// ALU_TOP
module ALU_TOP #(parameter wid =16,parameter MB=32)   
  (
   input  wire [wid-1:0] A,
   input  wire [wid-1:0] B,
   input  wire [3:0]     alu_fun,
   input  wire           clk,
   input  wire           rest,
   output wire  [wid-1:0]  ari_out,   
   output wire            carry_out,
   output wire            ari_flag,
   output wire  [wid-1:0] log_out,
   output wire            log_flag,
   output wire  [wid-1:0] cmp_out,
   output wire            cmp_flag,
   output wire  [wid-1:0] shift_out,
   output wire            shift_flag
   );
Settings: LEC_CHECK=0, CAP_MARGIN=20, CORE_MARGIN=2, CORE_UTILIZATION=72, SETUP_SLACK_MARGIN=-0.67, SLEW_MARGIN=20; clock period 8.61 ns.
run.sh (not shown) runs the stock make flow with config.mk's settings and CLKGATE_MAP_FILE=.
The baseline stopped in detailed placement.
Rerun with:
- CORE_UTILIZATION: 72 -> 61
- SETUP_SLACK_MARGIN: -0.67 -> 5.0
- TNS_END_PERCENT: not set -> 5
- clock period: 8.61 -> 35.0 ns (I/O delays scaled with it)
With this change the flow finished clean; die size rises by 18%; area after synthesis does not change; synthesized cell count does not change.
Rerun with:
- CORE_UTILIZATION: 61 -> 40
- CTS_CLUSTER_DIAMETER: not set -> 398
- CTS_CLUSTER_SIZE: not set -> 98
- SETUP_SLACK_MARGIN: 5.0 -> not set
- TNS_END_PERCENT: 5 -> 10
Effect: Via count fell by about 8%; final area fell by 8.4%; maximum frequency fell by about 8%; first-iteration DRC count fell by about 22%; total power fell by 6.9%; setup slack is worse by 2.6 ns; routed wire length fell by 0.52%; sequential share of layout area rose by 0.62 points.

---

Starting RTL as in the previous note.
Settings: LEC_CHECK=0, ABC_AREA=1, CAP_MARGIN=20, CORE_MARGIN=2, CORE_UTILIZATION=56, SLEW_MARGIN=20, TNS_END_PERCENT=10; clock period 19.1 ns.
The first run completed and failed the layout checks on setup timing.
Rerun with:
- CORE_UTILIZATION: 56 -> 71
- PLACE_DENSITY: unset -> 0.39
- TNS_END_PERCENT: 10 -> 5
- clock period: 19.1 -> 15.2 ns (I/O delays scaled with it)
Result:
- This time the run ended with an error in 5_1_grt on GRT-0116
- die size is lower by about 20%
- synthesized area stays the same
- synthesized cell count is unchanged
Rerun with:
- ABC_AREA: 1 -> unset
- CTS_CLUSTER_DIAMETER: unset -> 400
- CTS_CLUSTER_SIZE: unset -> 100
- TNS_END_PERCENT: 5 -> unset
- clock period: 15.2 -> 15.4 ns (I/O delays scaled with it)
- This time the run ended with an error in 4_1_cts
- area after synthesis decreases by a few percent
- die area decreases by a few percent
- synthesized cell count decreases by about a fifth
Rerun with:
- ABC_AREA: unset -> 1
- CORE_UTILIZATION: 71 -> 68
- CTS_CLUSTER_DIAMETER: 400 -> unset
- CTS_CLUSTER_SIZE: 100 -> unset
- PLACE_DENSITY: 0.39 -> unset
- SETUP_SLACK_MARGIN: unset -> 2.13
- clock period: 15.4 -> 8.61 ns (I/O delays scaled with it)
The new run failed in 4_1_cts on DPL-0038.
Die size rises by 7.2%.
Synthesized cell count rises by 21%.
Synthesized area rises by 2.9%.
Rerun with:
- ABC_AREA: 1 -> unset
- CORE_UTILIZATION: 68 -> 66
- SETUP_SLACK_MARGIN: 2.13 -> unset
- clock period: 8.61 -> 28.7 ns (I/O delays scaled with it)
Outcome: The changed run stopped in 5_1_grt with GRT-0232; synthesized area fell by about 2.8%; die size hardly moves; synthesized cell count fell by 17%.

---

The RTL this note starts from:
==> flow/design.v <==
module ari_unit #(parameter width =16,parameter MSB=32)  
(      input      [width-1:0] A,
       input      [width-1:0] B,
       input                  clk,
       input                  rest,
       input      [1:0]       alu_fun,
       input                  ari_EN,
       output reg [width-1:0] ari_out,  
       output reg             carry_out,
       output reg             ari_flag
       );
       reg  [width-1:0] ari_out_reg;  
 always @(posedge clk or negedge rest)  
       begin 
         if(!rest)
        ari_out <='b0;
      else
          ari_out <=ari_out_reg;
       end  
 always @(*)
      begin 
        carry_out=1'b0;
        ari_flag=1'b0;
        ari_out_reg='b0;
        if(ari_EN)
          begin
          case(alu_fun)    
          2'b00: begin
                 { carry_out,ari_out_reg}=A+B;
                  ari_flag=1'b1;
                  end 
          2'b01:begin
                {carry_out,ari_out_reg}=A-B;                  
                 ari_flag=1'b1;
                end                               
          2'b10:begin
                ari_out_reg=A*B;
                ari_flag=1'b1;
                end                                 
          2'b11:begin
                if(B=='b0)
                  ari_out_reg={width{1'b1}};  
                else
                  ari_out_reg=A/B;
                ari_flag=1'b1;
               end                   
          default: ari_out_reg='b0; 
          endcase
        end  
        else
            begin
            ari_out_reg='b0;
            end   
      end
  endmodule   
module cmp_unit #(parameter width =16)  
(      input      [width-1:0] A,
       input      [width-1:0] B,
       input                  clk,
       input                  rest,
       input      [1:0]       alu_fun,
       input                  cmp_EN,
       output reg [width-1:0] cmp_out,
       output reg             cmp_flag
       );
       reg [width-1:0]  cmp_out_reg; 
 always @(posedge clk or negedge rest)   
       begin 
         if(!rest)
        cmp_out <='b0;
      else
          cmp_out <=cmp_out_reg;
       end  
 always @(*)
      begin 
        cmp_flag=1'b0;
        cmp_out_reg=1'b0;
        if(cmp_EN)
          begin
              case(alu_fun)    
              2'b00: begin
                        cmp_out_reg='b0;
                        cmp_flag=1'b1;
                     end                                       
              2'b01:begin
                     if(A==B)
                       begin
                        cmp_out_reg='b1;
                        cmp_flag=1'b1;
                       end 
                      else
                        begin
                        cmp_out_reg='b0;
                        end
                    end
              2'b10:begin
                     if(A>B)
                       begin
                        cmp_out_reg='b10;
                        cmp_flag=1'b1;
                       end 
                      else
                        begin
                        cmp_out_reg='b0;
                        end
                    end
              2'b11:begin
                     if(A<B)
                       begin
                        cmp_out_reg='b11;
                        cmp_flag=1'b1;
                       end 
                      else
                        begin
                        cmp_out_reg='b0;
                        end
                    end
              default: cmp_out_reg='b0; 
              endcase
       end        
       else
          begin
          cmp_out_reg='b0;
          end 
      end
  endmodule   
module log_unit #(parameter width =16)  
(      input      [width-1:0] A,
       input      [width-1:0] B,
       input                  clk,
       input                  rest,
       input      [1:0]       alu_fun,
       input                  log_EN,
       output reg [width-1:0] log_out,
       output reg             log_flag
       );
       reg  [width-1:0] log_out_reg; 
 always @(posedge clk or negedge rest)   
       begin 
         if(!rest)
        log_out <=1'b0;
      else
          log_out <=log_out_reg;
       end  
 always @(*)
      begin 
        log_flag=1'b0;
        log_out_reg='b0;
        if(log_EN)
        begin  
             case(alu_fun)    
             2'b00: begin                    
                        log_out_reg=A&B;
                        log_flag=1'b1;
                    end                                     
            2'b01:begin     
                        log_out_reg=A|B;
                        log_flag=1'b1;
                   end     
            2'b10:begin                  
                        log_out_reg=~(A&B);
                        log_flag=1'b1;
                  end                    
           2'b11:begin           
                        log_out_reg=~(A|B);
                        log_flag=1'b1;
                 end                  
           default: log_out_reg='b0; 
          endcase  
        end
        else
            begin
            log_out_reg='b0;
            end
      end      
  endmodule   
module shift_unit #(parameter width =16)  
(      input      [width-1:0] A,
       input      [width-1:0] B,
       input                  clk,
       input                  rest,
       input      [1:0]       alu_fun,
       input                  shift_EN,
       output reg [(width*2)-1:0] shift_out,
       output reg             shift_flag
       );
       reg  [(width*2)-1:0]  shift_out_reg; 
 always @(posedge clk or negedge rest)   
       begin 
         if(!rest)
        shift_out <='b0;
      else
          shift_out <=shift_out_reg;
       end  
 always @(*)
      begin 
        shift_flag=1'b0;
        shift_out_reg='b0;
        if(shift_EN)
          begin
          case(alu_fun)    
              2'b00:begin              
                        shift_out_reg=A>>1;
                        shift_flag=1'b1;
                    end                                   
              2'b01:begin
                        shift_out_reg=A<<1;
                        shift_flag=1'b1;
                    end                 
              2'b10:begin
                        shift_out_reg=B>>1;
                        shift_flag=1'b1;
                    end 
              2'b11:begin   
                        shift_out_reg=B<<1;
                        shift_flag=1'b1;
                    end 
             default: shift_out_reg='b0; 
             endcase  
          end
          else
             begin
             shift_out_reg='b0;
             end
      end       
  endmodule   
module dec_unit   
(     
       input           [1:0]     alu_fun,
       output    reg             ari_EN,
       output    reg             log_EN,
       output    reg             cmp_EN,
       output    reg             shift_EN
       );
 always @(*)  
       begin 
       ari_EN=1'b0;
       log_EN=1'b0;
       cmp_EN=1'b0;
       shift_EN=1'b0;
       casex(alu_fun)
         2'b00:ari_EN=1'b1;
         2'b11:shift_EN=1'b1;
         2'b10:cmp_EN=1'b1;
         2'b01:log_EN=1'b1;
         default: begin
                   ari_EN=1'b0;
                   log_EN=1'b0;
                   cmp_EN=1'b0;
                   shift_EN=1'b0;
                  end
       endcase           
       end         
endmodule 
module ALU_TOP #(parameter wid =16,parameter MB=32)   
  (
   input  wire [wid-1:0] A,
   input  wire [wid-1:0] B,
   input  wire [3:0]     alu_fun,
   input  wire           clk,
   input  wire           rest,
   output wire  [wid-1:0]  ari_out,   
   output wire            carry_out,
   output wire            ari_flag,
   output wire  [wid-1:0] log_out,
   output wire            log_flag,
   output wire  [wid-1:0] cmp_out,
   output wire            cmp_flag,
   output wire  [wid-1:0] shift_out,
   output wire            shift_flag
   ); 
  wire  AR_EN,LO_EN,CM_EN,SH_EN; 
  wire [1:0]  ms,ls;
  assign ms=alu_fun[1:0];
  assign ls=alu_fun[3:2];
  ari_unit U_arithmatic (
  .A(A),
  .B(B),
  .clk(clk),
  .rest(rest),
  .alu_fun(ms),
  .ari_EN(AR_EN),
  .ari_out(ari_out),
  .carry_out(carry_out),
  .ari_flag(ari_flag)
  );
  cmp_unit U_compare (
  .A(A),
  .B(B),
  .clk(clk),
  .rest(rest),
  .alu_fun(ms),
  .cmp_EN(CM_EN),
  .cmp_out(cmp_out),
  .cmp_flag(cmp_flag)
  );
  log_unit U_logic (
  .A(A),
  .B(B),
  .clk(clk),
  .rest(rest),
  .alu_fun(ms),
  .log_EN(LO_EN),
  .log_out(log_out),
  .log_flag(log_flag)
  );
  shift_unit U_shift (
  .A(A),
  .B(B),
  .clk(clk),
  .rest(rest),
  .alu_fun(ms),
  .shift_EN(SH_EN),
  .shift_out(shift_out),
  .shift_flag(shift_flag)
  );
  dec_unit U_decoder (
  .alu_fun(ls),
  .cmp_EN(CM_EN),
  .ari_EN(AR_EN),
  .shift_EN(SH_EN),
  .log_EN(LO_EN)
  );
endmodule 
export LEC_CHECK = 0
export CAP_MARGIN = 20
export CORE_MARGIN = 2
export CORE_UTILIZATION = 70
export CTS_CLUSTER_SIZE = 36
export HOLD_SLACK_MARGIN = -0.09
export SETUP_SLACK_MARGIN = 5.0
export SLEW_MARGIN = 20
export TNS_END_PERCENT = 5
create_clock -name core_clock -period 32.1 [get_ports {clk}]
The first run completed, yet does not pass: setup timing.
Edit:
- CORE_UTILIZATION: 70 -> 40
- CTS_CLUSTER_SIZE: 36 -> unset
- HOLD_SLACK_MARGIN: -0.09 -> unset
- SETUP_SLACK_MARGIN: 5.0 -> unset
- TNS_END_PERCENT: 5 -> unset
- clock period: 32.1 -> 34.2 ns (I/O delays scaled with it)
What happened:
- The new run completed without violations
- combinational power is lower by about 20%
- area after synthesis is unchanged
- sequential power is lower by 7.3%
- power is lower by 17%
- via count is lower by about 22%
- synthesized cell count does not change
- core utilization is lower by 44 points
- routed wire length is lower by about 22%

---

## main
// ALU_TOP: RTL as listed in full above, without the edits since
clock: 13.2 ns
lec_check: 0
abc_area: 1
cap_margin: 15
core_aspect_ratio: 1.12
core_margin: 2
core_utilization: 70
cts_cluster_diameter: 196
cts_cluster_size: 35
max_routing_layer: met5
place_density: 0.5
setup_slack_margin: -0.4
slew_margin: 20
tns_end_percent: 90
The flow ended early for main: it failed with a tool error in 4_1_cts.
[inputs] the feature branch vs main
Settings: CAP_MARGIN: 15 -> 20; CORE_UTILIZATION: 70 -> 49; CTS_CLUSTER_SIZE: 35 -> 68; CORE_MARGIN: 2 -> 6; HOLD_SLACK_MARGIN: unset -> 0.25; TNS_END_PERCENT: 90 -> 10; the clock period (ns, I/O delays scaled along): 13.2 -> 29.5.
==> comparison <==
The feature branch: no failed stages, no open violations at the end
Comparing the two runs side by side, the feature branch comes out ahead of main on half-perimeter wire length of the detailed placement result.
When the feature branch is set beside main, its minimum setup slack after placement turns out to be 13560 ps larger.
Re xor and xnor fraction of the mapped netlist area: no difference whatsoever between the feature branch and main.
Comparing main against the feature branch, there is no change at all in yosys-reported design area after synthesis.
Re die size: main and the feature branch aren't equal, and the lower value belongs to main.
On the feature branch: floorplan die width is 35 microns higher than what main gave.

---

RTL: the design.v shown in full above, as it stands there.
clock: 29.5 ns
lec_check: 0
abc_area: 1
cap_margin: 20
core_aspect_ratio: 1.12
core_margin: 2
core_utilization: 70
cts_cluster_diameter: 196
cts_cluster_size: 68
max_routing_layer: met5
place_density: 0.62
setup_slack_margin: -0.4
slew_margin: 20
tns_end_percent: 90
The first run finished with negative setup slack left.
Next try:
Settings changed: CORE_MARGIN 2 to 6, CORE_UTILIZATION 70 to 49, HOLD_SLACK_MARGIN set to 0.25, PLACE_DENSITY 0.62 to 0.43, SETUP_SLACK_MARGIN -0.4 to -0.84, SLEW_MARGIN 20 to 0, TNS_END_PERCENT 90 to 10.
After rerunning: Now the flow produced a clean layout. Clock power came out lower by 15%. Synthesized cell count stays the same. Sequential share of layout area came out lower by 0.11 points.
Next try:
Settings changed: CORE_MARGIN 6 to 2, CORE_UTILIZATION 49 to 71, HOLD_SLACK_MARGIN 0.25 to 0.29, PLACE_DENSITY 0.43 to unset, PLACE_DENSITY_LB_ADDON set to 0.07, SETUP_SLACK_MARGIN -0.84 to 5.0, SLEW_MARGIN 0 to 20, TNS_END_PERCENT 10 to 90.
Clock period 29.5 ns to 19.0 ns, I/O delays scaled along.
With this change the flow stopped in clock tree synthesis, error DPL-0038.
Synthesized cell count stays the same.
Die size shrinks by well over a third.
Area after synthesis is unchanged.
Next try:
Settings changed: ABC_AREA 1 to unset, CORE_ASPECT_RATIO 1.12 to unset, CORE_UTILIZATION 71 to 11, CTS_CLUSTER_DIAMETER 196 to unset, CTS_CLUSTER_SIZE 68 to unset, HOLD_SLACK_MARGIN 0.29 to unset, MAX_ROUTING_LAYER met5 to unset, PLACE_DENSITY_LB_ADDON 0.07 to unset, SETUP_SLACK_MARGIN 5.0 to unset, TNS_END_PERCENT 90 to unset.
Clock period 19.0 ns to 42.2 ns, I/O delays scaled along.
With this change the flow produced a clean layout.
Synthesized cell count came out lower by 17%.
Die size went up to 6.1 times its value.
Synthesized area decreases by 2.8%.
Next try:
Settings changed: CORE_UTILIZATION 11 to 44.
Clock period 42.2 ns to 34.2 ns, I/O delays scaled along.
Result: Sequential power went up by 21%; wire length goes down by 9.7%; power rose by 26%; global-route usage is higher by 23 points; critical path depth goes down by 1; combinational power went up by 26%; synthesized area stays the same.
Next try:
Settings changed: ABC_AREA set to 1, CORE_UTILIZATION 44 to 71, PLACE_DENSITY set to 0.39.
Clock period 34.2 ns to 15.2 ns, I/O delays scaled along.
With this change the flow stopped in clock tree synthesis on DPL-0038.
Die area went down by 36%.
Synthesized cell count goes up by 21%.
Synthesized area rose by 2.9%.

---

== job 5577 ==
Starts from the design.v that is shown in full above.
clock: 29.4 ns
lec_check: 0
cap_margin: 20
core_margin: 2
core_utilization: 70
cts_cluster_diameter: 232
cts_cluster_size: 37
max_routing_layer: met4
place_density: 0.62
slew_margin: 20
tns_end_percent: 5
Tool error GRT-0232 stopped job 5577 during 5_1_grt; no final results.
[inputs] job 7853 vs job 5577
--- a/flow/config.mk
+++ b/flow/config.mk
@@ -10,5 +10 @@
-export CORE_UTILIZATION = 70
-export CTS_CLUSTER_DIAMETER = 232
-export CTS_CLUSTER_SIZE = 37
-export MAX_ROUTING_LAYER = met4
-export PLACE_DENSITY = 0.62
+export CORE_UTILIZATION = 58
Notes after the runs:
- Final checks on job 7853, whose flow otherwise completed, came back failing, citing negative setup slack.
- Job 7853 ends up with higher cell area after placement than job 5577 does.
- Compared to job 5577, job 7853 has number of rows created at floorplan 5 higher.
- Lower die footprint among job 7853 and job 5577: job 5577
--- input diff job 7853..job 1749 ---
--- a/flow/config.mk
+++ b/flow/config.mk
@@ -10 +10,5 @@
-export CORE_UTILIZATION = 58
+export CORE_UTILIZATION = 70
+export CTS_CLUSTER_DIAMETER = 232
+export CTS_CLUSTER_SIZE = 33
+export MAX_ROUTING_LAYER = met4
+export PLACE_DENSITY = 0.65
[summary]
- From job 1749 to job 7853, post-synthesis instance area did not move at all.
- Compared job 1749 against job 7853; sequential-to-total area share from yosys stat within noise.
- Job 1749 did not run to completion, as it errored out during 5_1_grt.
- Job 1749 vs job 7853: pre-CTS setup slack down in job 1749
Relative to job 1749, the following input files were edited for job 5264:
--- a/flow/config.mk
+++ b/flow/config.mk
@@ -10 +10 @@
-export CORE_UTILIZATION = 70
+export CORE_UTILIZATION = 66
@@ -12 +11,0 @@
-export CTS_CLUSTER_SIZE = 33
@@ -14 +12,0 @@
-export PLACE_DENSITY = 0.65
Results
Job 5264: flow complete, layout not clean; failing: negative setup slack. Comparing job 5264 and job 1749, height of the die is lower on job 1749. Job 1749 → job 5264: die extent in x shows an increase of 2.9%; total of hold buffers inserted after clock tree synthesis shows no meaningful change; total instance count after detailed placement shows an increase of about 3%. Taking job 1749 as the reference point, the setup slack at placement of job 5264 rises by 0.42 ns. Going from job 1749 to job 5264, routability congestion estimate from global placement shrinks by 0.10. Looking at total die size across both flows, job 5264 is the weaker of the two, with job 1749 ahead.
Changes in job 9920 relative to job 5264:
--- a/flow/config.mk
+++ b/flow/config.mk
@@ -11,2 +11 @@
-export CTS_CLUSTER_DIAMETER = 232
-export MAX_ROUTING_LAYER = met4
+export SETUP_SLACK_MARGIN = -2.0
@@ -14 +12,0 @@
-export TNS_END_PERCENT = 5
==> flow/constraint.sdc <==
create_clock -name core_clock -period 29.8 [get_ports {clk}]
set_input_delay 5.9600 -clock core_clock [delete_from_list [all_inputs] [get_ports {clk}]]
set_output_delay 5.9600 -clock core_clock [all_outputs]
set_load 0.01 [all_outputs]
--- outcome ---
Job 9920 finished all stages; however, its layout fails the closing checks, the failures being negative setup slack. Relative to job 5264, number of global-route vias before repair has gone down in job 9920. Job 9920 -> job 5264: placed instance count flat. Area share of and/or/nand/nor cells after synthesis delta (job 5264 -> job 9920): insignificant. Looking at power across job 5264 and job 9920, the one that comes out lower is job 9920. Against job 5264, job 9920 comes in 5.4% lower on post-route cell area. Job 9920: endpoint arrival time on the critical path lower than job 5264. Of the two values seen for launch point of the critical path, B[9] was produced by job 9920 and B[10] by job 5264. Summary: with job 5264 as the reference, power in the clock group in job 9920 moved down by more than 10%. Relative to job 5264, area added between synthesis and finish has gone down in job 9920. ~same fraction of standard cell area in multi-input logic in job 5264 and job 9920. As far as die size goes, job 9920 and job 5264 are indistinguishable; the numbers are identical.
Power and IR drop assume default switching activity.
